==> wip/xenon <==
Design LMFE, start of the top module:
module LMFE ( clk, reset, Din, in_en, busy, out_valid, Dout, mem_cen, mem_wen, mem_addr, mem_d, mem_q);
clock: 3.25 ns
lec_check: 0
cap_margin: 20
core_margin: 2
core_utilization: 65
cts_cluster_diameter: 30
cts_cluster_size: 24
setup_slack_margin: 0.85
slew_margin: 20
run.sh (not shown) runs the stock make flow with config.mk's settings and CLKGATE_MAP_FILE=.
==> inputs of wip/zinc, as changes to wip/xenon <==
Settings changed: ABC_AREA set to 1, CORE_UTILIZATION 65 to 70, CTS_CLUSTER_DIAMETER 30 to 371, CTS_CLUSTER_SIZE 24 to 53, PLACE_DENSITY_LB_ADDON set to 0.01, SETUP_SLACK_MARGIN 0.85 to 0.75.
==> flow/constraint.sdc (replaced) <==
create_clock -name core_clock -period 2.82 [get_ports {clk}]
set_input_delay 0.5640 -clock core_clock [delete_from_list [all_inputs] [get_ports {clk}]]
set_output_delay 0.5640 -clock core_clock [all_outputs]
set_load 0.01 [all_outputs]
==> impl_metrics.json <==
{
  "status": "no timing/DRC/antenna violations",
  "buf_share": 0.0807,
  "fp_nets": 4747,
  "worstPathRequired_ns": 3.84,
  "finalWeightedCongestion": 0.920,
  "fmax_mhz": 318,
  "rsz0062_at_grt": "yes",
  "path_clk_slew_ns": 0.05
}
# the run above: wip/xenon

==> impl_metrics.json <==
{
  "status": "aborted with a tool error",
  "stop_stage": "5_1_grt",
  "error_line": "[ERROR GRT-0232] Routing congestion too high. Check the congestion heatmap in the GUI.",
  "fp_nets": 5511,
  "common_cells": "o21ai_0, a21oi_1, nand2_1",
  "top_logic_kind": "AND-OR/OR-AND gates",
  "avgSynthCellArea_um2": 7.40,
  "use_met1": 0.827,
  "cts_hold_buf": 0,
  "cts-resized-gates": 483,
  "finalWeightedCongestion": 0.962,
  "grtUsageTotal": 0.835,
  "cts-root-buf": "clkbuf_16"
}
# the run above: wip/zinc



==> v10: inputs <==
LMFE again, from the RTL that the note above started with.
export LEC_CHECK = 0
export ABC_AREA = 1
export CAP_MARGIN = 20
export CORE_MARGIN = 2
export CORE_UTILIZATION = 72
export CTS_CLUSTER_DIAMETER = 371
export CTS_CLUSTER_SIZE = 15
export PLACE_DENSITY_LB_ADDON = 0.01
export SLEW_MARGIN = 20
create_clock -name core_clock -period 2.82 [get_ports {clk}]
==> v23: changes against v10 <==
Settings changed: CAP_MARGIN 20 to 15, CORE_UTILIZATION 72 to 70, CTS_CLUSTER_DIAMETER 371 to 363, CTS_CLUSTER_SIZE 15 to unset, PLACE_DENSITY_LB_ADDON 0.01 to unset.
==> flow/constraint.sdc (replaced) <==
create_clock -name core_clock -period 2.7 [get_ports {clk}]
set_input_delay 0.5400 -clock core_clock [delete_from_list [all_inputs] [get_ports {clk}]]
set_output_delay 0.5400 -clock core_clock [all_outputs]
set_load 0.01 [all_outputs]
==> v2: changes against v10 <==
Settings changed: CORE_UTILIZATION 72 to 66, CTS_CLUSTER_DIAMETER 371 to unset, CTS_CLUSTER_SIZE 15 to 98, PLACE_DENSITY_LB_ADDON 0.01 to unset.
==> flow/constraint.sdc (replaced) <==
create_clock -name core_clock -period 3.39 [get_ports {clk}]
set_input_delay 0.6780 -clock core_clock [delete_from_list [all_inputs] [get_ports {clk}]]
set_output_delay 0.6780 -clock core_clock [all_outputs]
set_load 0.01 [all_outputs]
==> v4: changes against v10 <==
Settings changed: ABC_AREA 1 to unset, CORE_UTILIZATION 72 to 36, CTS_CLUSTER_DIAMETER 371 to unset, CTS_CLUSTER_SIZE 15 to unset, PLACE_DENSITY_LB_ADDON 0.01 to unset.
==> flow/constraint.sdc (replaced) <==
create_clock -name core_clock -period 8.77 [get_ports {clk}]
set_input_delay 1.7540 -clock core_clock [delete_from_list [all_inputs] [get_ports {clk}]]
set_output_delay 1.7540 -clock core_clock [all_outputs]
set_load 0.01 [all_outputs]
==> summary.txt <==
Results of the implementation run.

The run finished, with violations left. In this run the layout check failures are negative setup slack. For this run, the final setup violation count is recorded as 25. Once placement completed, the tool counted placed cells totaling 5869. The final worst slack is -0.1930 ns. The via density per instance came out at 6.684. The library cell appearing most often on the critical path is sky130_fd_sc_hd__nand2_4.
# the run above: v10

==> summary.txt <==
Results of the implementation run.

The tool reported: "[ERROR GRT-0232] Routing congestion too high. Check the congestion heatmap in the GUI". For this run, the total global-route usage over all layers was measured as 92.19%. The cell count after placement is 5965.

The flow did not finish. The top cell type by area accounts for 17.11% of the synthesized area. The flow stopped in 5_1_grt. The horizontal die dimension reported for this design is 235.7 µm.
# the run above: v23

==> summary.txt <==
Results of the implementation run.

The via density per instance is 5.668. Once routing completed, OpenROAD measured the worst setup slack at 3.898 ns. The most numerous cell type found on the critical path is sky130_fd_sc_hd__o21a_1. The run finished with no timing, DRC or antenna violations.
# the run above: v4

==> summary.txt <==
Results of the implementation run.

After layout the clock buffers and inverters come to 4.784% of cell area. The via density per instance came out at 6.255. The run finished with no timing, DRC or antenna violations. Once placement completed, the tool counted placed cells totaling 5821.

The final worst slack came out at 0.2287 ns. The detailed-routed wire length on met2 is 52050 µm. Setup violations remaining at the end of the flow were counted as 0.
# the run above: v2

